==> willow <==
==> flow/design.v <==
`timescale 1ns/1ns
 `timescale 1ns/1ns
module signed_shifter (input wire [4-1:0] i,
                       input wire signed [16:0] D,
                       output reg signed [16:0] Q);
always @ *
begin
Q = D >>> i;  
end
endmodule
 `timescale 1ns/1ns
module rotator (
    input wire clk,
    input wire rst,
    input wire signed  [16:0]    x_i,
    input wire signed  [16:0]    y_i,
    output wire signed [16:0]    x_o,
    output wire signed [16:0]    y_o
    );
    parameter integer iteration             = 0;  
    parameter signed [16:0] tangle = 0;  
    reg signed [16:0] x_1;
    reg signed [16:0] y_1;
    wire signed [16:0] x_i_shifted;
    wire signed [16:0] y_i_shifted;
    signed_shifter x_shifter(iteration,x_i,x_i_shifted);
    signed_shifter y_shifter(iteration,y_i,y_i_shifted);
    always @ (posedge clk)
        if (rst) begin
            x_1 <= 0;
            y_1 <= 0;
            end else begin
            if (y_i > 0) begin   
                x_1 <= x_i + y_i_shifted;  
                y_1 <= y_i - x_i_shifted;  
                end else begin
                x_1 <= x_i - y_i_shifted;  
                y_1 <= y_i + x_i_shifted;  
            end
        end
        assign x_o = x_1;
        assign y_o = y_1;
endmodule
 `timescale 1ns/1ns
module cordic (
    input wire clk,
    input wire rst,
    input wire                        valid_i,
    input wire signed [16:0]    x_i,
    input wire signed [16:0]    y_i,
    output wire                        valid_o,
    output wire signed [16:0]    x_o,
    output wire signed [16:0]    y_o
    );
    function [16:0] tanangle;
        input [3:0] i;
        begin
            case (i)
                4'b0000: tanangle = 17'd25735;     
                4'b0001: tanangle = 17'd15192;     
                4'b0010: tanangle = 17'd8027;      
                4'b0011: tanangle = 17'd4075;      
                4'b0100: tanangle = 17'd2045;      
                4'b0101: tanangle = 17'd1024;      
                4'b0110: tanangle = 17'd512;       
                4'b0111: tanangle = 17'd256;       
                4'b1000: tanangle = 17'd128;       
                4'b1001: tanangle = 17'd64;        
                4'b1010: tanangle = 17'd32;        
                4'b1011: tanangle = 17'd16;        
                4'b1100: tanangle = 17'd8;         
                4'b1101: tanangle = 17'd4;         
                4'b1110: tanangle = 17'd2;         
                4'b1111: tanangle = 17'd1;         
            endcase
        end
    endfunction
    wire signed [16:0] x [16-1:0];
    wire signed [16:0] y [16-1:0];
    assign x[0]    = x_i < 0  ? -x_i 
                                : x_i;
    assign y[0]    = y_i < 0  ? -y_i
                                : y_i;
    assign x_o     = x[16-1];
    assign y_o     = y[16-1];
    reg [16-2:0] valid_pipe;
    always @ (posedge clk)
        if (rst)
            valid_pipe <= 0;
        else
            valid_pipe <= {valid_pipe[16-3:0], valid_i};
    assign valid_o = valid_pipe[16-2];
    genvar i;
    generate
    for(i = 0;i<16-1;i = i+1)
    begin
        rotator #(.iteration(i), .tangle(tanangle(i))) U (clk,rst,x[i],y[i],x[i+1],y[i+1]);
    end
    endgenerate
endmodule
==> flow/run.sh <==
#!/bin/bash
# the make line also repeats each setting of config.mk as NAME=value (left out here)
make -C /OpenROAD-flow-scripts/flow DESIGN_CONFIG=/design/flow/config.mk WORK_HOME=/design/flow/orfs CLKGATE_MAP_FILE= finish
==> flow/config.mk <==
export PLATFORM = sky130hd
export DESIGN_NAME = cordic
export DESIGN_NICKNAME = cordic
export VERILOG_FILES = /design/flow/design.v
export SDC_FILE = /design/flow/constraint.sdc
export NUM_CORES = 4
export LEC_CHECK = 0
export CAP_MARGIN = 40
export CELL_PAD_IN_SITES_GLOBAL_PLACEMENT = 0
export CORE_MARGIN = 2
export CORE_UTILIZATION = 66
export CTS_CLUSTER_DIAMETER = 46
export GPL_TIMING_DRIVEN = 1
export HOLD_SLACK_MARGIN = 0.06
export MAX_ROUTING_LAYER = met4
export MIN_ROUTING_LAYER = met1
export PLACE_DENSITY_LB_ADDON = 0.28
export SETUP_SLACK_MARGIN = 0.47
export SLEW_MARGIN = 20
export TNS_END_PERCENT = 35
==> flow/constraint.sdc <==
create_clock -name core_clock -period 4.56 [get_ports {clk}]
set_input_delay 0.9120 -clock core_clock [delete_from_list [all_inputs] [get_ports {clk}]]
set_output_delay 0.9120 -clock core_clock [all_outputs]
set_load 0.01 [all_outputs]
==> inputs of juniper, as changes to willow <==
==> flow/config.mk (replaced) <==
export PLATFORM = sky130hd
export DESIGN_NAME = cordic
export DESIGN_NICKNAME = cordic
export VERILOG_FILES = /design/flow/design.v
export SDC_FILE = /design/flow/constraint.sdc
export NUM_CORES = 4
export LEC_CHECK = 0
export CAP_MARGIN = 20
export CELL_PAD_IN_SITES_GLOBAL_PLACEMENT = 2
export CORE_MARGIN = 7
export CORE_UTILIZATION = 40
export SLEW_MARGIN = 20
==> flow/constraint.sdc (replaced) <==
create_clock -name core_clock -period 4.6 [get_ports {clk}]
set_input_delay 0.9200 -clock core_clock [delete_from_list [all_inputs] [get_ports {clk}]]
set_output_delay 0.9200 -clock core_clock [all_outputs]
set_load 0.01 [all_outputs]
==> impl_metrics.json <==
{
  "so_faults": "setup timing",
  "viasPerCell": 6.17,
  "flop_area_um2": 10500,
  "status": "complete, but fails checks",
  "setup_viol": 2,
  "dpl-instance-area_um2": 44500,
  "post-route-util": 0.796,
  "grt_pass1_wl_um": 180000,
  "drt-pass1-iter-count": 8,
  "setup_ws_ns": -0.0130,
  "final_nets": 6261,
  "post-cts-setup-buffers": 62,
  "finClkSkew_ns": 0.0337,
  "endpoint": "genblk1[2].U.y_1[10]"
}
the above is filed under willow

==> impl_metrics.json <==
{
  "n_all_inverters": 376,
  "viasPerCell": 5.13,
  "post-route-util": 0.468,
  "finClkSkew_ns": 0.0319,
  "endpoint": "genblk1[5].U.x_1[15]",
  "yosysWarnings": 47,
  "grt_pass1_wl_um": 194000,
  "area_growth_syn_to_layout_pct": 16.3,
  "setup_viol": 0,
  "setup_ws_ns": 0.233,
  "dpl-instance-area_um2": 45900,
  "drt-pass1-iter-count": 5,
  "ff_type": "dfxtp_1",
  "flop_area_um2": 10500,
  "status": "finished clean",
  "reg2reg_to": "genblk1[5].U.x_1[15]"
}
the above is filed under juniper

